===== design/flow/design.v =====
`timescale 1ns / 1ps
module register(clk,rst,en,d,q);
	parameter WIDTH = 16;
	input clk;
	input rst;
	input en;
	input [WIDTH-1:0] d;
	output reg [WIDTH-1:0] q;
always @(posedge clk) begin
	if(rst)
		q <= 0;
	else if(en)
		q <= d;
end
endmodule
`timescale 1ns / 1ps
module SignExtend(
	input [8:0] imm,
	output [15:0] sgnimm
    );
assign sgnimm = {{7{imm[8]}},imm};
endmodule
`timescale 1ns / 1ps
module multiplier(
	input [15:0] X,Y,
	output [31:0] SignedResult
   );
	wire [31:0] MR;
	wire [15:0] MX,MY;
	assign MX = X[15]?-X:X;
	assign MY = Y[15]?-Y:Y;
	assign MR = MX*MY;
	assign SignedResult = (X[15]^Y[15])?-MR:MR;
endmodule
`timescale 1ns / 1ps
module divider(
	input [31:0] X,
	input [15:0] Y,
	output [31:0] Q,
	output [15:0] R
	);
	wire [31:0] UQ;
	wire [15:0] UR;
	wire [31:0] MX;
	wire [15:0] MY;
	assign MX = X[31]?-X:X;
	assign MY = Y[15]?-Y:Y;
	assign UQ = (MY == 0) ? 32'hFFFFFFFF : MX/MY;
	assign Q = (X[31]^Y[15])?-UQ:UQ;
	assign UR = (MY == 0) ? MX[15:0] : MX%MY;
	assign R = X[31]?-UR:UR;
endmodule
`timescale 1ns / 1ps
module pow(
	input clk,rst,
	input start,
	output reg ready,
	input [15:0] base,expo,
	output [31:0] result,
	output reg Cflag,Oflag
    );
reg is_idle,is_idle_nxt;
reg [47:0] tmp_res,tmp_res_nxt,tmp_tmp;
reg [15:0] base_reg,base_nxt,expo_reg,expo_nxt;
assign result = tmp_res[31:0];
reg Oflag_nxt;
always @(posedge clk) begin
	if(rst) begin
		is_idle <= 1;
		tmp_res <= 0;
		base_reg <= 0;
		expo_reg <= 0;
		Oflag <= 0;
	end else begin
		is_idle <= is_idle_nxt;
		tmp_res <= tmp_res_nxt;
		base_reg <= base_nxt;
		expo_reg <= expo_nxt;
		Oflag <= Oflag_nxt;
	end
end
always @(*) begin
	is_idle_nxt = is_idle;
	base_nxt = base_reg;
	expo_nxt = expo_reg;
	Oflag_nxt = Oflag;
	tmp_res_nxt = tmp_res;
	Cflag = 0;
	ready = 0;
	tmp_tmp = 0;
	if(is_idle) begin
		ready = 0;
		if(start) begin
			is_idle_nxt = 0;
			base_nxt = base;
			expo_nxt = expo;
			tmp_res_nxt = 1;
			Oflag_nxt = 0;
		end
	end else begin  
		if(expo_reg == 0 || expo_reg[15]) begin
			if((expo_reg == 0 && base_reg == 0) || expo_reg[15])
				Cflag = 1; 
			ready=1;
			is_idle_nxt = 1;
		end else begin
			expo_nxt = expo_reg - 1;
			tmp_tmp = (tmp_res[47]?-tmp_res:tmp_res) * {32'b0,(base_reg[15]?-base_reg:base_reg)};
			tmp_res_nxt = (tmp_res[47] ^ base_reg[15])?-tmp_tmp:tmp_tmp;
			if((tmp_res_nxt&48'hFFFF80000000) != 0 && (tmp_res_nxt&48'hFFFF80000000) != 48'hFFFF80000000)
				Oflag_nxt = 1;
		end
	end
end
endmodule
`timescale 1ns / 1ps
module sqrt(
	input clk,rst,
	input start,
	output reg ready,
	input [31:0] initial_nr,
	output [15:0] result,
	output reg Cflag,Oflag
    );
reg [1:0] state_reg,state_nxt;
reg [63:0] operand,operand_nxt;
reg [15:0] res_tmp,res_tmp_nxt;
reg [7:0] cnt,cnt_nxt;
assign result = res_tmp;
always @(posedge clk) begin
	if(rst) begin
		state_reg <= 0;
		operand <= 0;
		res_tmp <= 0;
		cnt <= 0;
	end else begin
		state_reg <= state_nxt;
		operand <= operand_nxt;
		res_tmp <= res_tmp_nxt;
		cnt <= cnt_nxt;
	end
end
always @(*) begin
	state_nxt = state_reg;
	operand_nxt = operand;
	res_tmp_nxt = res_tmp;
	cnt_nxt = cnt;
	ready = 0;
	Cflag = 0;
	Oflag = 0;
	case(state_reg)
		0: begin
			if(start) begin
				state_nxt = 1;
				operand_nxt = {32'b0,initial_nr};
				res_tmp_nxt = 0;
				cnt_nxt = 16;
			end
		end
		1: begin
			operand_nxt = operand<<2;
			if(cnt == 0 || (cnt == 16 && operand[31])) begin
				if(operand[31])
					Cflag = 1;
				state_nxt = 0;
				Oflag = res_tmp[15];
				ready = 1;
			end else
				state_nxt = 2;
		end
		2: begin
			cnt_nxt = cnt - 1;
			if(operand[63:32] >= {14'b0,res_tmp,2'b01}) begin
				operand_nxt[63:32] = operand[63:32] - {14'b0,res_tmp,2'b01};
				res_tmp_nxt = {res_tmp[14:0],1'b1};
			end else begin
				res_tmp_nxt = {res_tmp[14:0],1'b0};
			end
			state_nxt = 1;
		end
	endcase
end
endmodule
`timescale 1ns / 1ps
module ALU(
	input clk,
	input rst,
	input [15:0] srcA,
	input [15:0] srcB,
	input [15:0] extra_X,
	output [15:0] res,
	output reg [15:0] extra_res,
	input [4:0] opsel,
	output reg ready,
	input Cflag,Oflag,
	output reg [3:0] flag_next
    );
reg [16:0] res_ext;
reg [16:0] shift_aid;
reg [15:0] shift_amount;
wire [16:0] sign_srcA;
assign res = res_ext[15:0];
wire [31:0] mul_result;
wire [31:0] div_result;
wire [15:0] mod_result;
assign sign_srcA = {16{srcA[15]}};
multiplier mul(srcA,srcB,mul_result);
divider    div({extra_X,srcA},srcB,div_result,mod_result);
wire pow_ready,pow_C,pow_O;
wire [31:0] pow_result;
pow p(.clk(clk), .rst(rst), 
	.start(opsel == 14),
	.ready(pow_ready),
	.base(srcA),.expo(srcB),
	.result(pow_result),
	.Cflag(pow_C),
	.Oflag(pow_O));
wire sqrt_ready,sqrt_C,sqrt_O;
wire [15:0] sqrt_result;
sqrt sq(.clk(clk), .rst(rst), 
	.start(opsel == 13),
	.ready(sqrt_ready),
	.initial_nr({extra_X,srcA}),
	.result(sqrt_result),
	.Cflag(sqrt_C),
	.Oflag(sqrt_O));
always @(*) begin
	extra_res = 0;
	res_ext = 0;
	ready = 1;
	flag_next[1] = Cflag;
	flag_next[0] = Oflag;
	flag_next[3] = 0;
	flag_next[2] = 0;
	shift_aid = 0;
	shift_amount = srcB;
	if(opsel[3] == 1)
		shift_amount = srcB & 16'h000f;
	case(opsel)
		0: res_ext = {1'b0,srcB};
		1: begin
			res_ext = srcA + srcB;
			flag_next[1] = res_ext[16];
			flag_next[0] = (srcA[15]&srcB[15]&(~res_ext[15]))|((~srcA[15])&(~srcB[15])&res_ext[15]);
			flag_next[3] = (res_ext == 0);
			flag_next[2] = res_ext[15];
		end
		2: begin
			res_ext = srcA - srcB;
			flag_next[1] = res_ext[16];
			flag_next[0] = (srcA[15]&(~srcB[15])&(~res_ext[15]))|((~srcA[15])&srcB[15]&res_ext[15]);
			flag_next[3] = (res_ext == 0);
			flag_next[2] = res_ext[15];
		end
		3: begin
			res_ext = srcA + 1;
			flag_next[1] = res_ext[16];
			flag_next[0] = (~srcA[15])&res_ext[15];
			flag_next[3] = (res_ext == 0);
			flag_next[2] = res_ext[15];
		end
		4: begin
			res_ext = srcA - 1;
			flag_next[1] = res_ext[16];
			flag_next[0] = srcA[15]&(~res_ext[15]);
			flag_next[3] = (res_ext == 0);
			flag_next[2] = res_ext[15];
		end
		8: begin
			res_ext = {1'b0, srcA & srcB};
			flag_next[3] = (res_ext == 0);
			flag_next[2] = res_ext[15];
		end
		9: begin
			res_ext = {1'b0, srcA | srcB};
			flag_next[3] = (res_ext == 0);
			flag_next[2] = res_ext[15];
		end
		10: begin
			res_ext = {1'b0, srcA ^ srcB};
			flag_next[3] = (res_ext == 0);
			flag_next[2] = res_ext[15];
		end
		11: begin
			res_ext = {1'b0, ~srcA};
			flag_next[3] = (res_ext == 0);
			flag_next[2] = res_ext[15];
		end
		12: begin
			res_ext = {1'b0,-srcA};
			flag_next[3] = (res_ext == 0);
			flag_next[2] = res_ext[15];
		end
		5: begin
			res_ext = {1'b0,mul_result[15:0]};
			extra_res = mul_result[31:16];
			flag_next[3] = (mul_result == 0);
			flag_next[2] = mul_result[31];
			flag_next[0] = (mul_result[31:15] == 0) || (mul_result[31:15] == 17'h1ffff);
			flag_next[1] = (mul_result[31:15] == 0) || (mul_result[31:15] == 17'h1ffff);
		end
		6: begin
			res_ext = {1'b0,div_result[15:0]};
			extra_res = div_result[31:16];
			flag_next[3] = (div_result == 0);
			flag_next[2] = div_result[31];
			flag_next[0] = ({extra_X,srcA} == 32'h80000000) && (srcB  == 16'hffff);
			flag_next[1] = (srcB == 0);
		end
		7: begin
			res_ext = {1'b0,mod_result};
			flag_next[3] = (mod_result == 0);
			flag_next[2] = mod_result[15];
			flag_next[0] = ({extra_X,srcA} == 32'h80000000) && (srcB  == 16'hffff);
			flag_next[1] = (srcB == 0);
		end
		14: begin
			ready = pow_ready;
			res_ext = {1'b0,pow_result[15:0]};
			extra_res = pow_result[31:16];
			flag_next[3] = (pow_result == 0);
			flag_next[2] = pow_result[31];
			flag_next[0] = pow_O;
			flag_next[1] = pow_C;
		end
		13: begin
			ready = sqrt_ready;
			res_ext = {1'b0,sqrt_result};
			flag_next[3] = (sqrt_result == 0);
			flag_next[2] = sqrt_result[15];
			flag_next[0] = sqrt_O;
			flag_next[1] = sqrt_C;
		end
		16, 24: begin
			shift_aid = ({srcA,1'b0}>>shift_amount);
			res_ext = shift_aid[16:1];
			flag_next[3] = (res_ext == 0);
			flag_next[2] = res_ext[15];
			flag_next[0] = (res_ext[15] != srcA[15]);
			flag_next[1] = shift_aid[0];
		end
		17, 25: begin
			shift_aid = ({1'b0,srcA}<<shift_amount);
			res_ext = shift_aid[15:0];
			flag_next[3] = (res_ext == 0);
			flag_next[2] = res_ext[15];
			flag_next[0] = (res_ext[15] != srcA[15]);
			flag_next[1] = shift_aid[16];
		end
		18, 26: begin
			shift_aid = ({srcA,1'b0}>>shift_amount) | (sign_srcA<<(16-shift_amount));
			res_ext = shift_aid[16:1];
			flag_next[3] = (res_ext == 0);
			flag_next[2] = res_ext[15];
			flag_next[0] = (res_ext[15] != srcA[15]);
			flag_next[1] = shift_aid[0];
		end
		19, 27: begin
			shift_aid = ({1'b0,srcA}<<shift_amount) | (sign_srcA>>(16-shift_amount));
			res_ext = shift_aid[15:0];
			flag_next[3] = (res_ext == 0);
			flag_next[2] = res_ext[15];
			flag_next[0] = (res_ext[15] != srcA[15]);
			flag_next[1] = shift_aid[16];
		end
		20, 28: begin
			res_ext = {1'b0,(srcA>>shift_amount)|(srcA<<(16-shift_amount))};
			flag_next[3] = (res_ext == 0);
			flag_next[2] = res_ext[15];
			flag_next[0] = (res_ext[15] != srcA[15]);
			flag_next[1] = res_ext[15];
		end
		21, 29: begin
			res_ext = {1'b0,(srcA<<shift_amount)|(srcA>>(16-shift_amount))};
			flag_next[3] = (res_ext == 0);
			flag_next[2] = res_ext[15];
			flag_next[0] = (res_ext[15] != srcA[15]);
			flag_next[1] = res_ext[0];
		end
		22, 30: begin
			res_ext = ({Cflag,srcA}>>shift_amount) | ({Cflag,srcA}<<(17-shift_amount));
			flag_next[1] = res_ext[16];
			flag_next[3] = (res_ext[15:0] == 0);
			flag_next[2] = res_ext[15];
			flag_next[0] = (res_ext[15] != srcA[15]);
		end
		23, 31: begin
			res_ext = ({Cflag,srcA}<<shift_amount) | ({Cflag,srcA}>>(17-shift_amount));
			flag_next[1] = res_ext[16];
			flag_next[3] = (res_ext[15:0] == 0);
			flag_next[2] = res_ext[15];
			flag_next[0] = (res_ext[15] != srcA[15]);
		end
	endcase
end
endmodule
`timescale 1ns / 1ps
module controlUnit(
	input [15:0] instr,
	output reg branch,
	output reg ret,
	output reg loadPC,
	output reg push,
	output reg op_stack,
	output reg [4:0] opsel,
	output reg [1:0] sel_srcA,
	output reg [1:0] sel_srcB,
	input ready,
	output reg [1:0] data_addr_sel,
	output reg wr_to_data_mem,
	output reg [1:0] mem_data_wr_sel,
	output reg reg_from_mem,
	output reg extra_write_X,
	output reg wr_X,
	output reg wr_Y,
	output reg wr_ACC,
	output reg save_flags,
	input [3:0] flags
);
always @(*) begin
	branch = 0;
	ret = 0;
	loadPC = ready;
	push = 0;
	op_stack = 0;
	opsel = 0;
	sel_srcA = 0;
	sel_srcB = 0;
	data_addr_sel = 0;
	wr_to_data_mem = 0;
	mem_data_wr_sel = 0;
	reg_from_mem = 0;
	extra_write_X = 0;
	wr_X = 0;
	wr_Y = 0;
	wr_ACC = 0;
	save_flags = 0;
	case(instr[15:10])
		0: begin   end
		1: begin
			if(instr[9]) begin  
				push = 1;
				op_stack = 1;
				data_addr_sel = 3;
				mem_data_wr_sel = instr[8:7];
				wr_to_data_mem = ready;
			end else begin  
				push = 0;
				op_stack = 1;
				data_addr_sel = 2;
				reg_from_mem = 1;
				if(instr[8:7] == 0)
					wr_X = ready;
				else if(instr[8:7] == 1)
					wr_Y = ready;
				else
					wr_ACC = ready;
			end
		end
		2: begin
			data_addr_sel = 1;
			reg_from_mem = 1;
			if(instr[9] == 0)
				wr_X = ready;
			else
				wr_Y = ready;
		end
		3: begin
			data_addr_sel = 1;
			if(instr[9] == 0)
				mem_data_wr_sel = 0;
			else
				mem_data_wr_sel = 1;
			wr_to_data_mem = ready;
		end
		4: begin
			data_addr_sel = 0;
			opsel = 1;
			sel_srcB = 3;
			reg_from_mem = 1;
			if(instr[9] == 0) begin
				wr_X = ready;
				sel_srcA = 1;
			end else begin
				wr_Y = ready;
				sel_srcA = 0;
			end
		end
		5: begin
			data_addr_sel = 0;
			opsel = 1;
			sel_srcB = 3;
			if(instr[9] == 0) begin
				mem_data_wr_sel = 0;
				sel_srcA = 1;
			end else begin
				mem_data_wr_sel = 1;
				sel_srcA = 0;
			end
			wr_to_data_mem = ready;
		end
		6: begin
			opsel = 0;
			sel_srcB = 3;
			reg_from_mem = 0;
			if(instr[9] == 0)
				wr_X = ready;
			else
				wr_Y = ready;
		end
		7: begin
			opsel = 0;
			reg_from_mem = 0;
			sel_srcB = instr[7:6];
			if(instr[9:8] == 2'b00) begin
				wr_X = ready;
			end else if (instr[9:8] == 2'b01) begin
				wr_Y = ready;
			end else begin
				wr_ACC = ready;
			end
		end
		8: begin
			opsel = 13;
			sel_srcA = 2;
			reg_from_mem = 0; wr_ACC = ready; save_flags = ready;
		end
		9: begin
			opsel = 14;
			sel_srcA = 2;
			sel_srcB = instr[9:8];
			wr_X = 1;
			extra_write_X = 1;
			reg_from_mem = 0; wr_ACC = ready; save_flags = ready;
		end
		16: branch = 1;
		17: branch = flags[3];
		18: branch = ~flags[3];
		19: branch = (flags[2] != flags[0]);
		20: branch = ((flags[3]==0) && (flags[0] == flags[2]));
		21: branch = ((flags[3]==1) || (flags[0] != flags[2]));
		22: branch = (flags[2] == flags[0]);
		23: branch = flags[1];
		24: branch = flags[0];
		30: begin
			push = 1;
			op_stack = 1;
			data_addr_sel = 3;
			mem_data_wr_sel = 3;
			wr_to_data_mem = ready;
			branch = 1;
		end
		31: begin
			push = 0;
			op_stack = 1;
			data_addr_sel = 2;
			ret = 1;
		end
		32: begin
			opsel = 1;
			if(instr[9] == 0)
				sel_srcA = 0;
			else
				sel_srcA = 1;
			sel_srcB = 3;
			reg_from_mem = 0; wr_ACC = ready; save_flags = ready;
		end
		33: begin
			opsel = 1;
			sel_srcA = 2;
			sel_srcB = 3;
			reg_from_mem = 0; wr_ACC = ready; save_flags = ready;
		end
		34: begin
			opsel = 1;
			sel_srcA = instr[9:8];
			sel_srcB = instr[7:6];
			reg_from_mem = 0; wr_ACC = ready; save_flags = ready;
		end
		36: begin
			opsel = 	2;
			if(instr[9] == 0)
				sel_srcA = 0;
			else
				sel_srcA = 1;
			sel_srcB = 3;
			reg_from_mem = 0; wr_ACC = ready; save_flags = ready;
		end
		37: begin
			opsel = 2;
			sel_srcA = 2;
			sel_srcB = 3;
			reg_from_mem = 0; wr_ACC = ready; save_flags = ready;
		end
		38: begin
			opsel = 2;
			sel_srcA = instr[9:8];
			sel_srcB = instr[7:6];
			reg_from_mem = 0; wr_ACC = ready; save_flags = ready;
		end
		40: begin  
			opsel = {1'b1,instr[4] | instr[1] | instr[0],instr[9:7]};
			sel_srcA = instr[6:5];
			if(instr[4]==1) begin
				sel_srcB = 3;
			end else begin
				sel_srcB = instr[3:2];
			end
			reg_from_mem = 0; wr_ACC = ready; save_flags = ready;
		end
		42: begin
			opsel = 3;
			sel_srcA = instr[9:8];
			if(instr[9:8] == 2'b00)
				wr_X = ready;
			else if(instr[9:8] == 2'b01)
				wr_Y = ready;
			else
				wr_ACC = ready;
			reg_from_mem = 0;
			save_flags = ready;
		end
		43: begin
			opsel = 4;
			sel_srcA = instr[9:8];
			if(instr[9:8] == 2'b00)
				wr_X = ready;
			else if(instr[9:8] == 2'b01)
				wr_Y = ready;
			else
				wr_ACC = ready;
			reg_from_mem = 0;
			save_flags = ready;
		end
		44: begin
			opsel = 5;
			sel_srcA = instr[9:8];
			sel_srcB = instr[7:6];
			wr_X = 1;
			extra_write_X = 1;
			reg_from_mem = 0; wr_ACC = ready; save_flags = ready;
		end
		45: begin
			opsel = 5;
			sel_srcA = 2;  sel_srcB = 3;
			wr_X = 1;
			extra_write_X = 1;
			reg_from_mem = 0; wr_ACC = ready; save_flags = ready;
		end
		46: begin
			opsel = 6;
			sel_srcA = instr[9:8];
			sel_srcB = instr[7:6];
			wr_X = 1;
			extra_write_X = 1;
			reg_from_mem = 0; wr_ACC = ready; save_flags = ready;
		end
		47: begin
			opsel = 6;
			sel_srcA = 2;  sel_srcB = 3;
			wr_X = 1;
			extra_write_X = 1;
			reg_from_mem = 0; wr_ACC = ready; save_flags = ready;
		end
		48: begin
			opsel = 7;
			sel_srcA = instr[9:8];
			sel_srcB = instr[7:6];
			reg_from_mem = 0; wr_ACC = ready; save_flags = ready;
		end
		49: begin
			opsel = 7;
			sel_srcA = 2;  sel_srcB = 3;
			reg_from_mem = 0; wr_ACC = ready; save_flags = ready;
		end
		50: begin
			opsel = 8;
			sel_srcA = instr[9:8];
			sel_srcB = instr[7:6];
			reg_from_mem = 0; wr_ACC = ready; save_flags = ready;
		end
		51: begin
			opsel = 8;
			sel_srcA = 2;  sel_srcB = 3;
			reg_from_mem = 0; wr_ACC = ready; save_flags = ready;
		end
		52: begin
			opsel = 9;
			sel_srcA = instr[9:8];
			sel_srcB = instr[7:6];
			reg_from_mem = 0; wr_ACC = ready; save_flags = ready;
		end
		53: begin
			opsel = 9;
			sel_srcA = 2;  sel_srcB = 3;
			reg_from_mem = 0; wr_ACC = ready; save_flags = ready;
		end
		54: begin
			opsel = 10;
			sel_srcA = instr[9:8];
			sel_srcB = instr[7:6];
			reg_from_mem = 0; wr_ACC = ready; save_flags = ready;
		end
		55: begin
			opsel = 10;
			sel_srcA = 2;  sel_srcB = 3;
			reg_from_mem = 0; wr_ACC = ready; save_flags = ready;
		end
		56: begin
			opsel = 11;
			sel_srcA = instr[9:8];
			reg_from_mem = 0; wr_ACC = ready; save_flags = ready;
		end
		57: begin
			opsel = 12;
			sel_srcA = instr[9:8];
			reg_from_mem = 0; wr_ACC = ready; save_flags = ready;
		end
		58: begin
			opsel = 	2;
			if(instr[9] == 0)
				sel_srcA = 0;
			else
				sel_srcA = 1;
			sel_srcB = 3;
			reg_from_mem = 0; wr_ACC = 0; save_flags = ready;
		end
		59: begin
			opsel = 2;
			sel_srcA = 2;
			sel_srcB = 3;
			reg_from_mem = 0; wr_ACC = 0; save_flags = ready;
		end
		60: begin
			opsel = 2;
			sel_srcA = instr[9:8];
			sel_srcB = instr[7:6];
			reg_from_mem = 0; wr_ACC = 0; save_flags = ready;
		end
		61: begin
			opsel = 	8;
			if(instr[9] == 0)
				sel_srcA = 0;
			else
				sel_srcA = 1;
			sel_srcB = 3;
			reg_from_mem = 0; wr_ACC = 0; save_flags = ready;
		end
		62: begin
			opsel = 8;
			sel_srcA = 2;
			sel_srcB = 3;
			reg_from_mem = 0; wr_ACC = 0; save_flags = ready;
		end
		63: begin
			opsel = 8;
			sel_srcA = instr[9:8];
			sel_srcB = instr[7:6];
			reg_from_mem = 0; wr_ACC = 0; save_flags = ready;
		end
	endcase
end
endmodule
`timescale 1ns / 1ps
module cpu(
	input clk,rst,
	output [9:0] instr_Addr,
	input [15:0] instr,
	output reg [8:0] data_Addr,
	output reg [15:0] write_data,
	input [15:0] read_data,
	output write_enable
    );
wire [15:0] sign_Imm;
wire [8:0] immediate;
assign immediate = instr[8:0];
SignExtend sgex(
	.imm(immediate),
	.sgnimm(sign_Imm)
);
wire [3:0] flag_reg,flag_next;
wire save_flags;
register #(4) FlagReg(clk,rst,save_flags,flag_next,flag_reg);
reg [15:0] srcA,srcB;
wire [15:0] res,extra_res;
reg [8:0] SP_next;
wire [8:0] SP_reg;
wire branch,ret,loadPC,reg_from_mem;
wire push,op_stack,wr_X,wr_Y,wr_ACC,extra_write_X;
wire [1:0] sel_srcA,sel_srcB,data_addr_sel,mem_data_wr_sel;
wire [4:0] opsel;
wire ready;
controlUnit cu(
	.instr(instr),
	.branch(branch),
	.ret(ret),
	.loadPC(loadPC),
	.push(push),
	.op_stack(op_stack),
	.opsel(opsel),
	.sel_srcA(sel_srcA),
	.sel_srcB(sel_srcB),
	.ready(ready),
	.data_addr_sel(data_addr_sel),
	.wr_to_data_mem(write_enable),
	.mem_data_wr_sel(mem_data_wr_sel),
	.reg_from_mem(reg_from_mem),
	.extra_write_X(extra_write_X),
	.wr_X(wr_X),
	.wr_Y(wr_Y),
	.wr_ACC(wr_ACC),
	.save_flags(save_flags),
	.flags(flag_reg)
);
wire [15:0] X_reg,Y_reg,ACC_reg;
reg [15:0] reg_next;
register X  (clk,rst,wr_X, extra_write_X?extra_res:reg_next  ,X_reg);
register Y  (clk,rst,wr_Y,reg_next,Y_reg);
register ACC(clk,rst,wr_ACC,reg_next,ACC_reg);
always @(*) begin
	if(reg_from_mem)
		reg_next = read_data;
	else
		reg_next = res;
end
wire [9:0] PC_reg,PC_reg_plus_1;
reg [9:0] PC_next;
wire [9:0] PC_branch;
assign PC_reg_plus_1 = PC_reg + 1;
register #(10) PC(clk,rst,loadPC,PC_next,PC_reg);
assign instr_Addr = PC_reg;
assign PC_branch = instr[9:0];
always @(*) begin
	PC_next = PC_reg_plus_1;
	if(ret)
		PC_next = read_data[9:0];
	else if(branch)
		PC_next = PC_branch;
end
ALU alu(
	.clk(clk),.rst(rst),
	.srcA(srcA),
	.srcB(srcB),
	.extra_X(X_reg),
	.res(res),
	.extra_res(extra_res),
	.opsel(opsel),
	.ready(ready),
	.Cflag(flag_reg[1]),
	.Oflag(flag_reg[0]),
	.flag_next(flag_next)
);
always @(*) begin
	case(sel_srcA)
		0: srcA = X_reg;
		1: srcA = Y_reg;
		2: srcA = ACC_reg;
		3: srcA = sign_Imm;
	endcase
	case(sel_srcB)
		0: srcB = X_reg;
		1: srcB = Y_reg;
		2: srcB = ACC_reg;
		3: srcB = sign_Imm;
	endcase
end
always @(*) begin
	case(mem_data_wr_sel)
		0: write_data = X_reg;
		1: write_data = Y_reg;
		2: write_data = ACC_reg;
		3: write_data = {6'b0,PC_reg_plus_1};
	endcase
	if(push)
		SP_next = SP_reg - 1;
	else
		SP_next = SP_reg + 1;
	case(data_addr_sel)
		0: data_Addr = res[8:0];
		1: data_Addr = instr[8:0];
		2: data_Addr = SP_reg;
		3: data_Addr = SP_next;
	endcase
end
register #(9) SP (clk,rst,op_stack,SP_next,SP_reg);
endmodule

===== design/flow/run.sh =====
#!/bin/bash
# the make line also repeats each setting of config.mk as NAME=value (left out here)
make -C /OpenROAD-flow-scripts/flow DESIGN_CONFIG=/design/flow/config.mk WORK_HOME=/design/flow/orfs CLKGATE_MAP_FILE= finish

===== design/flow/config.mk =====
export PLATFORM = sky130hd
export DESIGN_NAME = cpu
export DESIGN_NICKNAME = cpu
export VERILOG_FILES = /design/flow/design.v
export SDC_FILE = /design/flow/constraint.sdc
export NUM_CORES = 4
export LEC_CHECK = 0
export CAP_MARGIN = 15
export CORE_ASPECT_RATIO = 1.2
export CORE_MARGIN = 2
export CORE_UTILIZATION = 57
export CTS_CLUSTER_DIAMETER = 153
export GPL_TIMING_DRIVEN = 1
export MIN_ROUTING_LAYER = met1
export PLACE_DENSITY_LB_ADDON = 0.11
export SETUP_SLACK_MARGIN = 2.08
export SLEW_MARGIN = 20
export TNS_END_PERCENT = 5

===== design/flow/constraint.sdc =====
create_clock -name core_clock -period 164.0 [get_ports {clk}]
set_input_delay 32.8000 -clock core_clock [delete_from_list [all_inputs] [get_ports {clk}]]
set_output_delay 32.8000 -clock core_clock [all_outputs]
set_load 0.01 [all_outputs]

==> changes_impl.md, run 1 <==
### Metrics

- Status: failed layout checks
- SO Faults: negative setup slack
- Max-slew headroom: 0.0947
- DP Wirelength: 277000 um
- Core box area: 134000 um2
- Count of library flops with an enable pin: 0
- Synth area leader: fa_1
- DRT Pass-1 Iters: 7
- GR Util All Layers: 0.511
- First-pass GRT wire length: 536000 um
- Worst Path Class, Setup: in -> out
- RSZ-0062 raised after global routing: yes
- Async S/R FF share, synth: 0
- Critical Path Most Common Cell: o21a_1
- Commonest flop: dfxtp_1
- Die width: 339 um
- Crit path to: data_Addr[8]
- Yosys synthesis chip area: 76900 um2
- Final instance area: 87900 um2
- Critical path's top delay family: AND-OR/OR-AND gates
- Complex Gates by Area: 0.224
- Cell area leaders: fa_1, ha_1, dfxtp_1, nand2_1, nor2_1
- Bufs and invs on worst path: 93
- Number of CTS-inserted buffers: 27
- Reg2Reg Depth: 572
- Hold worst-path end: alu.sq.operand[11]
- Cells on Worst Hold Path: 2
- Drt via density: 6.85
- Top cells by count: nand2_1, nor2_1, inv_1, fa_1, ha_1
- Yosys cell count: 10400
- NumNets Final: 12300
- Yosys warnings: 9
- WP depth: 564
- Max capacitance violation total: 0
- Xor/xnor share: 0.0672
- Clock Tree Buf Depth: 3
- Top-area cell share: 0.189
- Largest net degree at the start of global routing: 170
- Tally of OpenROAD warnings: 73
- CTS clk-pin slew, worst paths: 0.06 ns
- Io pins: 70
- Initial Utilization: 0.574
- WP data required: 131.20 ns
- CP max stage cell: ha_1
- Hold crit path type: reg -> reg
- Flop-to-flop setup slack: 64.51 ns
- Routability cong.: 1.15
- CP Capture Type: output port
- Final wirelength: 359000 um
- Avg Cell Area, Syn: 7.40 um2
- Final ANT Viol Nets: 0
- # placed instances: 12400
- Number of global-route vias before repair: 87800
- Min Tclk post-route: 164.11 ns
- Die Y-Extent: 406 um
- Reg2Reg Launch Point: Y.q[9]
- Worst Skew: 0.0641 ns
- PortBufs: 69
- Max Slew Vio Count: 0
- Maximum clock rate: 6.09 MHz
- Fa+ha+maj area frac: 0.298
- Seq/Total Area, Yosys: 0.0635
- Reg2reg end: FlagReg.q[3]
- Beginning of the critical path: instr[15]
- Unique cell types: 135
- DRC Markers: 0
- Slew @ Worst Pin: 1.36 ns
- Worst endpoint data arrival time: 131.31 ns
- Wirelength per Cell: 28.3 um
- Setup WS post-layout: -0.110 ns
- Synth top cell by count: nand2_1
- DR vias: 86800
- Final Cycle Share: 1.00
- Total gr overflow: 0
- Initial antenna violation count: 31
- Clock Sinks: 244
- Yosys simple share: 0.229
- # rows: 147
- Clk latency of the worst-skew pair: 0.64 ns
- Mux cell area share after synthesis: 0.0412
- Syn-to-layout area delta: 14.4%
- Hold Vio Cnt, Final: 0
- Root Driver: clkbuf_16
- Post-Syn Nets: 11800
- Worst setup SP type: input pin
- H-tree depth: 1
- Gate Count Post-Synth: 10400
- FF+latch count, synth: 244
- Post-Layout Cell Count: 12700
- Dominant combinational family: adder cells
- Synthesized cell area: 76900 um2
- CTS tree: built
- Setup violators final: 4
- Chip area: 138000 um2
- Largest stage delay on the critical path: 0.52 ns
- Hold Crit Start: alu.sq.operand[11]
- Post-DP Area: 84600 um2
- CP Max Fanout: 22
- Drt first-iter violations: 9789
-- per-stage QoR --
| step | hold slack [ns] | TNS (ns) | setup slack (ns) | util |
|---|---|---|---|---|
| floorplan | 0.432 | 0 | 0.166 | - |
| global placement | 0.443 | 0 | 0.269 | 0.632 |
| detailed placement | 0.454 | -19.41 | -2.83 | 0.632 |
| CTS | 0.464 | 0 | 2.14 | 0.653 |
| global route | 0.477 | -47.51 | -5.56 | 0.657 |
| finish | 0.459 | -0.122 | -0.110 | 0.657 |
-- what timing repair did --
action                     in CTS  in global routing
resized                       160                 61
gates cloned                    6                  0
hold buffers                    0                  0
pin swaps                      74                 40
setup endpoints to repair       9                  9
buffers inserted              140                 18
-- layout make-up --
cell class | count | area (um2)
multi-input cells | 8604 | 68300
fillers | 11400 | 46000
repair buffers | 966 | 7740
flip-flops and latches | 244 | 4890
inverters | 1010 | 3800
well taps | 1788 | 2240
clock buffers | 36 | 769
clock inverters | 14 | 128
diodes | 12 | 30.0
-- metal layers --
layer | routed length [um] | global-route usage
met2 | 156000 | 0.802
met4 | 41300 | 0.470
met3 | 42900 | 0.151
met5 | 165 | 0
met1 | 119000 | 0.557
==> run 2: changes to the inputs <==
- ABC_AREA: not set -> 0
- CAP_MARGIN: 15 -> 20
- CELL_PAD_IN_SITES_DETAIL_PLACEMENT: not set -> 1
- CORE_ASPECT_RATIO: 1.2 -> not set
- CORE_MARGIN: 2 -> 9
- CORE_UTILIZATION: 57 -> 54
- CTS_CLUSTER_DIAMETER: 153 -> 228
- GPL_ROUTABILITY_DRIVEN: not set -> 1
- HOLD_SLACK_MARGIN: not set -> 0.17
- MAX_ROUTING_LAYER: not set -> met4
- PLACE_DENSITY_LB_ADDON: 0.11 -> 0.12
- SETUP_SLACK_MARGIN: 2.08 -> not set
- SLEW_MARGIN: 20 -> 40
- TNS_END_PERCENT: 5 -> 55
- clock period: 164.0 -> 101.0 ns (I/O delays scaled with it)
==> changes_impl.md, run 2 <==
### Physical design

- Fa+ha+maj area frac: 0.298
- Synthesized cell area: 76900 um2
- Async S/R FF share, synth: 0
- Io pins: 70
- Synth area leader: fa_1
- Run Error: [ERROR DPL-0033] detailed placement checks failed during check placement.
- PortBufs: 69
- Status: aborted with a tool error
- Complex Gates by Area: 0.224
- # rows: 138
- Commonest flop: dfxtp_1
- Xor/xnor share: 0.0672
- Top-area cell share: 0.189
- FF+latch count, synth: 244
- Initial Utilization: 0.544
- Routability cong.: 1.25
- Gate Count Post-Synth: 10400
- Count of library flops with an enable pin: 0
- Dominant combinational family: adder cells
- Synth top cell by count: nand2_1
- Mux cell area share after synthesis: 0.0412
- Unique cell types: 135
- Die Y-Extent: 395 um
- Avg Cell Area, Syn: 7.40 um2
- Post-Syn Nets: 11800
- Seq/Total Area, Yosys: 0.0635
- Yosys simple share: 0.229
- Fail Step: detailed placement (3_5_place_dp)
- Yosys cell count: 10400
- Yosys synthesis chip area: 76900 um2
- Yosys warnings: 9
- Die width: 395 um
- Chip area: 156000 um2
- Top cells by count: nand2_1, nor2_1, inv_1, fa_1, ha_1
- Core box area: 141000 um2
- Cell area leaders: fa_1, ha_1, dfxtp_1, nand2_1, nor2_1
run 2: per-stage QoR:
stage / setup TNS [ns] / cell area, um2
3_3_place_gp: -944.52 / 96400
2_1_floorplan: -1158.10 / 78700
==> run 3: changes to the inputs <==
- ABC_AREA: 0 -> 1
- CORE_MARGIN: 9 -> 2
- CORE_UTILIZATION: 54 -> 40
- GPL_ROUTABILITY_DRIVEN: 1 -> 0
- GPL_TIMING_DRIVEN: 1 -> not set
- HOLD_SLACK_MARGIN: 0.17 -> not set
- MAX_ROUTING_LAYER: met4 -> not set
- MIN_ROUTING_LAYER: met1 -> met2
- SLEW_MARGIN: 40 -> 20
- TNS_END_PERCENT: 55 -> 75
- clock period: 101.0 -> 165.0 ns (I/O delays scaled with it)
==> changes_impl.md, run 3 <==
### Physical design

- Core box area: 197000 um2
- # rows: 163
- Count of library flops with an enable pin: 0
- Avg Cell Area, Syn: 6.51 um2
- Async S/R FF share, synth: 0
- Synthesized cell area: 79400 um2
- Commonest flop: dfxtp_1
- Xor/xnor share: 0.0675
- FF+latch count, synth: 244
- Initial Utilization: 0.402
- Total gr overflow: 57
- Io pins: 70
- Mux cell area share after synthesis: 0.000773
- Gate Count Post-Synth: 12200
- Die Y-Extent: 449 um
- Synth top cell by count: nand2_1
- Synth area leader: fa_1
- Status: aborted with a tool error
- Clock Tree Buf Depth: 3
- Fail Step: global routing (5_1_grt)
- Die width: 449 um
- H-tree depth: 2
- Number of CTS-inserted buffers: 34
- Yosys cell count: 12200
- Yosys simple share: 0.299
- GR Util All Layers: 0.633
- Run Error: [ERROR GRT-0116] Global routing finished with congestion. Check the congestion regions in the DRC Viewer.
- Seq/Total Area, Yosys: 0.0616
- PortBufs: 69
- Fa+ha+maj area frac: 0.289
- Top-area cell share: 0.183
- Yosys warnings: 9
- Post-Syn Nets: 13600
- Dominant combinational family: simple AND/OR/NAND/NOR gates
- Cell area leaders: fa_1, nand2_1, ha_1, inv_1, dfxtp_1
- Complex Gates by Area: 0.153
- Top cells by count: nand2_1, inv_1, nor2_1, o21ai_0, fa_1
- DP Wirelength: 279000 um
- Hold bufs inserted after CTS: 0
- Unique cell types: 99
- Chip area: 202000 um2
- Clock Sinks: 244
- Root Driver: clkbuf_16
- Yosys synthesis chip area: 79400 um2
-- run 3: through the flow --
stage	instances	cell area, um2	setup slack, ns	TNS, ns
2_1_floorplan	12200	79400	7.96	0
3_5_place_dp	14700	82600	-3.98	-31.24
4_1_cts	14700	84100	0.0108	0
3_3_place_gp	14700	82600	1.82	0
-- run 3: what timing repair did --
action,CTS
setup endpoints to repair,9
gates cloned,4
pin swaps,3
resized,45
setup buffers,8
-- run 3: routing by layer --
layer / GRT overflow / global-route usage
met1: - / -
met2: 3 / 0.681
met3: 39 / 0.720
met4: 7 / 0.442
met5: 8 / 0.375
==> run 4: changes to the inputs <==
- CELL_PAD_IN_SITES_DETAIL_PLACEMENT: 1 -> not set
- CORE_UTILIZATION: 40 -> 68
- CTS_CLUSTER_DIAMETER: 228 -> not set
- CTS_CLUSTER_SIZE: not set -> 97
- GPL_ROUTABILITY_DRIVEN: 0 -> not set
- MIN_ROUTING_LAYER: met2 -> not set
- PLACE_DENSITY: not set -> 0.41
- PLACE_DENSITY_LB_ADDON: 0.12 -> not set
- TNS_END_PERCENT: 75 -> not set
- clock period: 165.0 -> 178.0 ns (I/O delays scaled with it)
==> changes_impl.md, run 4 <==
### Metrics

- Slew @ Worst Pin: 1.19 ns
- Complex Gates by Area: 0.153
- Worst setup SP type: input pin
- Drt first-iter violations: 11600
- Die width: 346 um
- Cells on Worst Hold Path: 1
- Drt via density: 6.47
- Die Y-Extent: 346 um
- Crit path to: data_Addr[1]
- Unique cell types: 99
- Max-slew headroom: 0.204
- Reg2Reg Depth: 651
- Core box area: 116000 um2
- FF+latch count, synth: 244
- Max capacitance violation total: 0
- Yosys simple share: 0.299
- Dominant combinational family: simple AND/OR/NAND/NOR gates
- Seq/Total Area, Yosys: 0.0616
- Number of global-route vias before repair: 87600
- Hold Vio Cnt, Final: 0
- Critical path's top delay family: AND-OR/OR-AND gates
- Worst Path Class, Setup: in -> out
- Final Core Density: 0.715
- Commonest flop: dfxtp_1
- Hold worst-path end: alu.sq.cnt[0]
- Min Tclk post-route: 168.51 ns
- WP data required: 142.40 ns
- Largest net degree at the start of global routing: 91
- CP Max Fanout: 30
- Largest stage delay on the critical path: 0.82 ns
- Mux cell area share after synthesis: 0.000773
- Setup violators final: 0
- Synth area leader: fa_1
- CTS clk-pin slew, worst paths: 0.07 ns
- Post-Layout Cell Count: 13600
- Final Cycle Share: 0.947
- DP Wirelength: 245000 um
- CTS tree: built
- Xor/xnor share: 0.0675
- DR vias: 88300
- Wirelength per Cell: 23.4 um
- Reg2Reg Launch Point: X.q[2]
- Max Slew Vio Count: 0
- Routability cong.: 1.17
- Final TNS setup: 0 ns
- Maximum clock rate: 5.93 MHz
- NumNets Final: 13500
- Post-Syn Nets: 13600
- Gate Count Post-Synth: 12200
- Final ANT Viol Nets: 0
- CP Capture Type: output port
- Reg2reg end: FlagReg.q[3]
- Cell area leaders: fa_1, nand2_1, ha_1, inv_1, dfxtp_1
- Worst endpoint data arrival time: 132.91 ns
- Post-DP Area: 80900 um2
- Number of CTS-inserted buffers: 30
- Tally of OpenROAD warnings: 68
- Critical Path Most Common Cell: nand2_1
- Synthesized cell area: 79400 um2
- Filler cell count in the final layout: 9482
- PortBufs: 69
- Count of library flops with an enable pin: 0
- Root Driver: clkbuf_16
- First-pass GRT wire length: 485000 um
- Async S/R FF share, synth: 0
- Hold Crit Start: alu.sq.cnt[0]
- Status: complete, no violations
- Worst hold margin: 0.469 ns
- Yosys warnings: 9
- H-tree depth: 1
- Initial antenna violation count: 14
- Final wirelength: 319000 um
- Hold bufs inserted after CTS: 0
- Syn-to-layout area delta: 4.62%
- GR Util All Layers: 0.515
- # placed instances: 13500
- Io pins: 70
- Initial Utilization: 0.684
- Clock Tree Buf Depth: 3
- Hold crit path type: reg -> reg
- Final instance area: 83000 um2
- Synth top cell by count: nand2_1
- WP depth: 644
- CP max stage cell: o21bai_1
- Total gr overflow: 0
- Yosys cell count: 12200
- Avg Cell Area, Syn: 6.51 um2
- DRT Pass-1 Iters: 9
- Beginning of the critical path: instr[11]
- Top cells by count: nand2_1, inv_1, nor2_1, o21ai_0, fa_1
- Clock Sinks: 244
- Yosys synthesis chip area: 79400 um2
- Worst Skew: 0.0661 ns
- DRC Markers: 0
- Top-area cell share: 0.183
- Bufs and invs on worst path: 132
- Flop-to-flop setup slack: 80.77 ns
- Clk latency of the worst-skew pair: 0.65 ns
- Chip area: 119000 um2
- Fa+ha+maj area frac: 0.289
- # rows: 125
run 4: what timing repair did:
item                       4_1_cts  5_1_grt
setup endpoints to repair        0        9
buffers inserted                 0       58
resized                          0      119
run 4: cell type report:
class,instances,area [um2],share of cell area
timing repair inverter,6,30.0,0.000362
sequential,244,4890,0.0589
inverter,2144,8160,0.0982
antenna,6,15.0,0.000181
timing repair buffer,263,2170,0.0261
tap,1524,1910,0.0230
clock buffer,39,825,0.00993
multi-input combinational,9401,64800,0.781
clock inverter,17,215,0.00259
run 4: layer usage:
| metal | global-route usage | share of wire |
|---|---|---|
| met3 | 0.172 | 0.14 |
| met2 | 0.778 | 0.41 |
| met1 | 0.605 | 0.34 |
| met4 | 0.396 | 0.097 |
| met5 | 0.00160 | 0.00098 |
run 4: metrics by stage:
step,setup slack [ns]
2_1_floorplan,15.76
3_3_place_gp,7.24
3_5_place_dp,2.04
4_1_cts,1.74
5_1_grt,-0.366
6_report,9.49
==> run 5: changes to the inputs <==
- ABC_AREA: 1 -> not set
- CORE_UTILIZATION: 68 -> 13
- CTS_CLUSTER_SIZE: 97 -> not set
- PLACE_DENSITY: 0.41 -> not set
- clock period: 178.0 -> 241.0 ns (I/O delays scaled with it)
==> changes_impl.md, run 5 <==
### Metrics

- CTS-repair resized insts: 0
- Min Tclk post-route: 221.98 ns
- Total gr overflow: 0
- Seq/Total Area, Yosys: 0.0635
- FF+latch count, synth: 244
- Io pins: 70
- Max capacitance violation total: 0
- Place WS: 20.71 ns
- Dominant combinational family: adder cells
- Fa+ha+maj area frac: 0.298
- Synth top cell by count: nand2_1
- Core box area: 590000 um2
- Post-Layout Cell Count: 18100
- Maximum clock rate: 4.51 MHz
- Yosys warnings: 9
- Die width: 773 um
- Drt via density: 4.37
- Initial Utilization: 0.130
- Xor/xnor share: 0.0672
- Initial antenna violation count: 29
- Clock Tree Buf Depth: 3
- NumNets Final: 11700
- GR Util All Layers: 0.111
- Setup violators final: 0
- PortBufs: 69
- CP Max Fanout: 37
- Count of library flops with an enable pin: 0
- Syn-to-layout area delta: 15.9%
- Drt first-iter violations: 7411
- Cells on Worst Hold Path: 2
- Async S/R FF share, synth: 0
- Max Slew Vio Count: 0
- Hold worst-path end: alu.sq.operand[11]
- Flop-to-flop setup slack: 117.19 ns
- Max-slew headroom: 0.163
- H-tree depth: 1
- Top cells by count: nand2_1, nor2_1, inv_1, fa_1, ha_1
- CTS clk-pin slew, worst paths: 0.06 ns
- Post-CTS Setup Bufs: 0
- Tally of OpenROAD warnings: 66
- Hold Vio Cnt, Final: 0
- Worst setup SP type: input pin
- Number of CTS-inserted buffers: 29
- Crit path to: data_Addr[8]
- Largest stage delay on the critical path: 0.81 ns
- DP Wirelength: 271000 um
- Hold Crit Start: alu.sq.operand[11]
- Final TNS setup: 0 ns
- Unique cell types: 135
- Cell area leaders: fa_1, ha_1, dfxtp_1, nand2_1, nor2_1
- Yosys simple share: 0.229
- RSZ-0062 raised after global routing: no
- Synthesized cell area: 76900 um2
- # placed instances: 18000
- Post-Syn Nets: 11800
- DRC Markers: 0
- Reg2reg end: FlagReg.q[3]
- CTS tree: built
- CP max stage cell: nor4_2
- WP data required: 192.80 ns
- Wirelength per Cell: 19.1 um
- Complex Gates by Area: 0.224
- Chip area: 597000 um2
- Reg2Reg Launch Point: ACC.q[0]
- Clk latency of the worst-skew pair: 0.62 ns
- Setup WS post-layout: 19.02 ns
- Number of global-route vias before repair: 77100
- Largest net degree at the start of global routing: 78
- Final Cycle Share: 0.921
- # rows: 282
- Commonest flop: dfxtp_1
- Root Driver: clkbuf_16
- Hold bufs inserted after CTS: 0
- Final wirelength: 346000 um
- First-pass GRT wire length: 513000 um
- DRT Pass-1 Iters: 8
- Mux cell area share after synthesis: 0.0412
- Beginning of the critical path: instr[13]
- Synth area leader: fa_1
- Slew @ Worst Pin: 1.25 ns
- Critical Path Most Common Cell: o21a_1
- Avg Cell Area, Syn: 7.40 um2
- Bufs and invs on worst path: 29
- DR vias: 79000
- Routability cong.: 1.03
- Status: complete, no violations
- Gate Count Post-Synth: 10400
- Worst Path Class, Setup: in -> out
- Die Y-Extent: 773 um
- Critical path's top delay family: AND-OR/OR-AND gates
- Top-area cell share: 0.189
- Yosys cell count: 10400
- Worst Skew: 0.0315 ns
- Worst endpoint data arrival time: 173.78 ns
- CP Capture Type: output port
- Clock Sinks: 244
- Yosys synthesis chip area: 76900 um2
- Reg2Reg Depth: 544
- Final ANT Viol Nets: 0
- Hold crit path type: reg -> reg
- WP depth: 545
==> run 5: stage by stage <==
step,util,hold slack [ns],cell area (um2)
CTS,0.151,0.465,89000
finish,0.151,0.459,89100
floorplan,-,0.432,76900
detailed placement,0.149,0.456,88100
global placement,0.149,0.440,88000
global route,0.151,0.483,89100
==> run 5: cell type report <==
cell class	count	area, um2
clock inverters	11	145
flip-flops and latches	244	4890
well taps	7810	9770
fillers	67200	500000
clock buffers	40	807
multi-input cells	8603	66700
diodes	14	35.0
repair buffers	370	2950
inverters	1010	3790
==> run 5: per-layer routing <==
| metal | part of all wire | vias to the layer above | global-route usage |
|---|---|---|---|
| met1 | 0.41 | 39100 | 0.141 |
| met3 | 0.075 | 818 | 0.0196 |
| li1 | - | 35800 | - |
| met5 | 0.00014 | - | 0 |
| met2 | 0.45 | 3319 | 0.179 |
| met4 | 0.066 | 6 | 0.0628 |
==> run 6: changes to the inputs <==
- CAP_MARGIN: 20 -> 15
- CORE_ASPECT_RATIO: not set -> 1.2
- CORE_UTILIZATION: 13 -> 72
- CTS_CLUSTER_DIAMETER: not set -> 45
- GPL_TIMING_DRIVEN: not set -> 1
- MIN_ROUTING_LAYER: not set -> met1
- PLACE_DENSITY: not set -> 0.35
- SETUP_SLACK_MARGIN: not set -> -1.34
- clock period: 241.0 -> 110.0 ns (I/O delays scaled with it)
==> changes_impl.md, run 6 <==
### Physical design

- Status: aborted with a tool error
- Fail Step: global routing (5_1_grt)
- Run Error: [ERROR GRT-0116] Global routing finished with congestion. Check the congestion regions in the DRC Viewer.
- Clock Tree Buf Depth: 3
- Xor/xnor share: 0.0672
- Initial Utilization: 0.725
- PortBufs: 69
- Die Y-Extent: 362 um
- GR Util All Layers: 0.780
- Number of CTS-inserted buffers: 26
- Async S/R FF share, synth: 0
- Post-Syn Nets: 11800
- Routability cong.: 1.32
- Commonest flop: dfxtp_1
- Yosys synthesis chip area: 76900 um2
- Yosys cell count: 10400
- Fa+ha+maj area frac: 0.298
- Die width: 302 um
- Gate Count Post-Synth: 10400
- H-tree depth: 1
- Yosys warnings: 9
- DP Wirelength: 270000 um
- # placed instances: 13300
- Chip area: 109000 um2
- Yosys simple share: 0.229
- Total gr overflow: 568
- Count of library flops with an enable pin: 0
- Top cells by count: nand2_1, nor2_1, inv_1, fa_1, ha_1
- Synth area leader: fa_1
- Avg Cell Area, Syn: 7.40 um2
- Io pins: 70
- Place WS: -29.52 ns
- Mux cell area share after synthesis: 0.0412
- Clock Sinks: 244
- # rows: 131
- Unique cell types: 135
- Synthesized cell area: 76900 um2
- Cell area leaders: fa_1, ha_1, dfxtp_1, nand2_1, nor2_1
- Root Driver: clkbuf_16
- Core box area: 106000 um2
- Complex Gates by Area: 0.224
- Top-area cell share: 0.189
- Dominant combinational family: adder cells
- FF+latch count, synth: 244
- Synth top cell by count: nand2_1
- Seq/Total Area, Yosys: 0.0635
[run 6: repair_timing]
item / 4_1_cts
endpoints found under the hold margin: 0
resized: 213
hold buffers: 0
pin swaps: 178
buffers inserted: 138
endpoints found under the setup margin: 59
[run 6: per-stage QoR]
stage / hold WS, ns / cell area [um2]
floorplan: 0.432 / 78700
global placement: 0.442 / 94100
detailed placement: 0.449 / 94100
CTS: 0.459 / 96700
[run 6: layer usage]
metal  track usage  overflow
met5         0.345         1
met4         0.774       216
met3         0.619        27
met2         0.955       300
met1         0.774        24
==> run 7: changes to the inputs <==
- ABC_AREA: not set -> 1
- CORE_ASPECT_RATIO: 1.2 -> not set
- CTS_CLUSTER_DIAMETER: 45 -> 340
- CTS_CLUSTER_SIZE: not set -> 22
- GPL_TIMING_DRIVEN: 1 -> not set
- MIN_ROUTING_LAYER: met1 -> not set
- PLACE_DENSITY: 0.35 -> not set
- SETUP_SLACK_MARGIN: -1.34 -> not set
- clock period: 110.0 -> 104.0 ns (I/O delays scaled with it)
==> changes_impl.md, run 7 <==
### Physical design

- PortBufs: 69
- Root Driver: clkbuf_16
- Io pins: 70
- Seq/Total Area, Yosys: 0.0616
- Status: aborted with a tool error
- Clock Sinks: 244
- Synth area leader: fa_1
- Chip area: 113000 um2
- Fa+ha+maj area frac: 0.289
- Yosys cell count: 12200
- # placed instances: 15200
- Unique cell types: 99
- Fail Step: global routing (5_1_grt)
- Number of CTS-inserted buffers: 15
- Count of library flops with an enable pin: 0
- Total gr overflow: 21
- Dominant combinational family: simple AND/OR/NAND/NOR gates
- Commonest flop: dfxtp_1
- # rows: 121
- Avg Cell Area, Syn: 6.51 um2
- DP Wirelength: 264000 um
- Complex Gates by Area: 0.153
- Die width: 336 um
- FF+latch count, synth: 244
- Synthesized cell area: 79400 um2
- Hold bufs inserted after CTS: 0
- Core box area: 109000 um2
- Post-Syn Nets: 13600
- Place WS: -17.11 ns
- Xor/xnor share: 0.0675
- Top-area cell share: 0.183
- Cell area leaders: fa_1, nand2_1, ha_1, inv_1, dfxtp_1
- Synth top cell by count: nand2_1
- Async S/R FF share, synth: 0
- Initial Utilization: 0.727
- Yosys simple share: 0.299
- GR Util All Layers: 0.780
- Gate Count Post-Synth: 12200
- Yosys synthesis chip area: 79400 um2
- Die Y-Extent: 336 um
- H-tree depth: 1
- Post-DP Area: 95200 um2
- Run Error: [ERROR GRT-0232] Routing congestion too high. Check the congestion heatmap in the GUI.
- Top cells by count: nand2_1, inv_1, nor2_1, o21ai_0, fa_1
- Clock Tree Buf Depth: 3
- Mux cell area share after synthesis: 0.000773
- Yosys warnings: 9
- Routability cong.: 1.48
## run 7: metal layers
metal,global-route usage,GRT overflow
met5,0.443,0
met4,0.756,10
met3,0.643,0
met2,0.947,11
met1,0.767,0
## run 7: repair_timing
action / in CTS
setup endpoints to repair: 9
pin swaps: 224
buffers inserted: 277
resized: 249
gates cloned: 10
## run 7: per-stage QoR
step            util
3_5_place_dp   0.872
2_1_floorplan      -
3_3_place_gp   0.872
4_1_cts        0.903
==> run 8: changes to the inputs <==
- ABC_AREA: 1 -> not set
- CAP_MARGIN: 15 -> 40
- CORE_ASPECT_RATIO: not set -> 1.2
- CORE_UTILIZATION: 72 -> 65
- CTS_CLUSTER_DIAMETER: 340 -> 153
- CTS_CLUSTER_SIZE: 22 -> not set
- GPL_TIMING_DRIVEN: not set -> 1
- MAX_ROUTING_LAYER: not set -> met4
- MIN_ROUTING_LAYER: not set -> met1
- SETUP_SLACK_MARGIN: not set -> 2.08
- TNS_END_PERCENT: not set -> 5
- clock period: 104.0 -> 156.0 ns (I/O delays scaled with it)
==> changes_impl.md, run 8 <==
### Metrics

- Status: failed layout checks
- SO Faults: negative setup slack
- Drt first-iter violations: 12100
- Final Cycle Share: 1.01
- Hold crit path type: reg -> reg
- RSZ-0062 raised after global routing: yes
- CTS clk-pin slew, worst paths: 0.07 ns
- Post-Syn Nets: 11800
- Max capacitance violation total: 0
- Dominant combinational family: adder cells
- Clock Tree Buf Depth: 3
- Xor/xnor share: 0.0672
- Async S/R FF share, synth: 0
- Worst endpoint data arrival time: 127.13 ns
- Largest net degree at the start of global routing: 74
- Synthesized cell area: 76900 um2
- Number of CTS-inserted buffers: 25
- Top-area cell share: 0.189
- Core box area: 118000 um2
- Final TNS setup: -17.46 ns
- Max Slew Vio Count: 0
- Yosys warnings: 9
- WP data required: 124.80 ns
- Total gr overflow: 0
- Crit path to: data_Addr[8]
- Critical path's top delay family: AND-OR/OR-AND gates
- Hold Vio Cnt, Final: 0
- # placed instances: 12300
- Final ANT Viol Nets: 0
- Slew @ Worst Pin: 1.07 ns
- Hold bufs inserted after CTS: 0
- DRT Pass-1 Iters: 10
- Die Y-Extent: 381 um
- Hold worst-path end: alu.sq.operand[11]
- Reg2reg end: FlagReg.q[3]
- DRC Markers: 0
- Largest stage delay on the critical path: 0.56 ns
- Routability cong.: 1.23
- GR Util All Layers: 0.548
- Yosys cell count: 10400
- Gate Count Post-Synth: 10400
- Unique cell types: 135
- Synth top cell by count: nand2_1
- Final wirelength: 335000 um
- Setup violators final: 9
- Clock Sinks: 244
- Yosys simple share: 0.229
- WP depth: 545
- Worst Path Class, Setup: in -> out
- Fa+ha+maj area frac: 0.298
- FF+latch count, synth: 244
- CP Max Fanout: 15
- Reg2Reg Launch Point: X.q[0]
- Worst setup SP type: input pin
- Hold Crit Start: alu.sq.operand[11]
- Io pins: 70
- Die width: 318 um
- Maximum clock rate: 6.32 MHz
- First-pass GRT wire length: 501000 um
- Chip area: 121000 um2
- Clk latency of the worst-skew pair: 0.61 ns
- Synth area leader: fa_1
- Mux cell area share after synthesis: 0.0412
- Commonest flop: dfxtp_1
- Seq/Total Area, Yosys: 0.0635
- Min Tclk post-route: 158.33 ns
- Post-DP Area: 85200 um2
- Avg Cell Area, Syn: 7.40 um2
- Filler cell count in the final layout: 9072
- Initial Utilization: 0.654
- Flop-to-flop setup slack: 59.21 ns
- Root Driver: clkbuf_16
- Top cells by count: nand2_1, nor2_1, inv_1, fa_1, ha_1
- Syn-to-layout area delta: 15.3%
- Worst Skew: 0.0327 ns
- Number of global-route vias before repair: 86000
- Post-Layout Cell Count: 12600
- Critical Path Most Common Cell: o21a_1
- Drt via density: 6.97
- Tally of OpenROAD warnings: 74
- Place WS: -3.16 ns
- NumNets Final: 12400
- Bufs and invs on worst path: 23
- Initial antenna violation count: 34
- Setup WS post-layout: -2.33 ns
- Beginning of the critical path: instr[15]
- Cells on Worst Hold Path: 2
- PortBufs: 69
- CP Capture Type: output port
- CTS tree: built
- Wirelength per Cell: 26.6 um
- Yosys synthesis chip area: 76900 um2
- Complex Gates by Area: 0.224
- DR vias: 87500
- Gate Area: 68500 um2
- Cell area leaders: fa_1, ha_1, dfxtp_1, nand2_1, nor2_1
- # rows: 138
- Reg2Reg Depth: 544
- Final instance area: 88600 um2
- CP max stage cell: or4_4
- Register area: 4890 um2
- H-tree depth: 1
- Count of library flops with an enable pin: 0
- Max-slew headroom: 0.285
- DP Wirelength: 256000 um
==> run 8: per-layer routing <==
metal / track usage / vias to the layer above / wire [um]
met4: 0.519 / 0 / 41100
met1: 0.583 / 40800 / 108000
met2: 0.807 / 6678 / 141000
li1: - / 37300 / -
met3: 0.172 / 2690 / 44300
met5: - / - / 0
==> run 8: repair_timing <==
action | CTS | global route
gates resized | 66 | 212
pin swaps | 37 | 204
buffers inserted | 22 | 111
endpoints found under the setup margin | 9 | 9
cloned | 0 | 7
==> run 8: final cells by class <==
cell class,instances,share of cell area
diodes,43,0.00121
clock buffers,31,0.00777
clock inverters,15,0.00193
inverters,1010,0.0428
multi-input cells,8603,0.773
flip-flops and latches,244,0.0552
well taps,1540,0.0217
repair buffers,1069,0.0969
==> run 8: through the flow <==
stage                     hold slack [ns]  utilization
after floorplan                     0.432            -
after global placement              0.448        0.721
after detailed placement            0.446        0.725
after CTS                           0.469        0.735
after global routing                0.501        0.754
final                               0.485        0.754
==> run 9: changes to the inputs <==
- CORE_ASPECT_RATIO: 1.2 -> 0.71
- CORE_UTILIZATION: 65 -> 67
==> changes_impl.md, run 9 <==
### Metrics

- Max Slew Vio Count: 0
- Gate Count Post-Synth: 10400
- Yosys simple share: 0.229
- RSZ-0062 raised after global routing: yes
- FF+latch count, synth: 244
- Hold bufs inserted after CTS: 0
- Drt via density: 7.14
- Maximum clock rate: 6.24 MHz
- WP depth: 570
- Status: failed layout checks
- Critical path's top delay family: AND-OR/OR-AND gates
- Root Driver: clkbuf_16
- Critical Path Most Common Cell: o21a_1
- Synth area leader: fa_1
- CP Capture Type: output port
- Largest stage delay on the critical path: 0.62 ns
- DRC Markers: 0
- Synth top cell by count: nand2_1
- Final instance area: 90600 um2
- Met2 usage: 0.777
- Number of global-route vias before repair: 86900
- Flop-to-flop setup slack: 56.10 ns
- Final Cycle Share: 1.03
- Beginning of the critical path: instr[13]
- Io pins: 70
- H-tree depth: 1
- Total gr overflow: 0
- Syn-to-layout area delta: 17.8%
- Synthesized cell area: 76900 um2
- Setup violators final: 9
- Core box area: 114000 um2
- DR vias: 91400
- Worst Skew: 0.0342 ns
- Hold Vio Cnt, Final: 0
- Unique cell types: 135
- NumNets Final: 12600
- Final TNS setup: -35.51 ns
- Worst hold margin: 0.472 ns
- Yosys synthesis chip area: 76900 um2
- Tally of OpenROAD warnings: 71
- WP data required: 124.80 ns
- Yosys cell count: 10400
- PortBufs: 69
- Worst endpoint data arrival time: 129.00 ns
- DRT Pass-1 Iters: 14
- Number of CTS-inserted buffers: 31
- Slew @ Worst Pin: 1.09 ns
- Async S/R FF share, synth: 0
- Cell area leaders: fa_1, ha_1, dfxtp_1, nand2_1, nor2_1
- Routability cong.: 1.32
- Clock Sinks: 244
- Xor/xnor share: 0.0672
- First-pass GRT wire length: 507000 um
- CTS clk-pin slew, worst paths: 0.06 ns
- Initial Utilization: 0.677
- Avg Cell Area, Syn: 7.40 um2
- CTS tree: built
- Final ANT Viol Nets: 0
- Commonest flop: dfxtp_1
- Post-Layout Cell Count: 12800
- Bufs and invs on worst path: 70
- Dominant combinational family: adder cells
- DP Wirelength: 252000 um
- Fa+ha+maj area frac: 0.298
- Clock Tree Buf Depth: 3
- Complex Gates by Area: 0.224
- # placed instances: 12300
- Reg2reg end: FlagReg.q[3]
- SO Faults: negative setup slack
- CP max stage cell: or4b_2
- Worst Path Class, Setup: in -> out
- GR Util All Layers: 0.576
- Cells on Worst Hold Path: 2
- Seq/Total Area, Yosys: 0.0635
- Final wirelength: 346000 um
- Mux cell area share after synthesis: 0.0412
- Drt first-iter violations: 15800
- Hold worst-path end: alu.sq.operand[11]
- Routing usage on met3: 0.296
- # rows: 104
- Max-slew headroom: 0.267
- Worst setup SP type: input pin
- Final Core Density: 0.797
- Reg2Reg Depth: 570
- Post-Syn Nets: 11800
- Count of library flops with an enable pin: 0
- CP Max Fanout: 15
- Setup WS post-layout: -4.20 ns
- Die width: 406 um
- Chip area: 118000 um2
- Reg2Reg Launch Point: X.q[2]
- Initial antenna violation count: 34
- Top-area cell share: 0.189
- Post-DP Area: 85200 um2
- Min Tclk post-route: 160.20 ns
- Die Y-Extent: 289 um
- Hold crit path type: reg -> reg
- Hold Crit Start: alu.sq.operand[11]
- Wirelength per Cell: 27.0 um
- Max capacitance violation total: 0
- Clk latency of the worst-skew pair: 0.66 ns
- Met1 usage: 0.674
- Yosys warnings: 9
- Crit path to: data_Addr[8]
- Largest net degree at the start of global routing: 84
- GRT busiest layer: met2
- Top cells by count: nand2_1, nor2_1, inv_1, fa_1, ha_1
## run 9: timing repair
action | CTS | global route
pin swaps | 193 | 178
resized | 229 | 115
setup buffers | 245 | 91
cloned | 2 | 0
endpoints found under the setup margin | 9 | 9
## run 9: stage by stage
| stage | setup slack, ns |
|---|---|
| floorplan | -4.63 |
| global placement | -0.392 |
| detailed placement | -3.53 |
| CTS | 0.561 |
| global route | -8.17 |
| finish | -4.20 |
## run 9: layer usage
layer / vias to the layer above / wire length, um
li1: 37700 / -
met1: 42200 / 119000
met2: 8563 / 132000
met3: 2843 / 64900
met4: 0 / 30100
met5: - / 0
## run 9: cell type report
cell class	count	area (um2)
fillers	7556	23000
clock buffers	42	887
flip-flops and latches	244	4890
repair buffers	1297	10000
diodes	47	118
well taps	1537	1920
inverters	1010	3800
multi-input cells	8604	68800
clock inverters	14	159
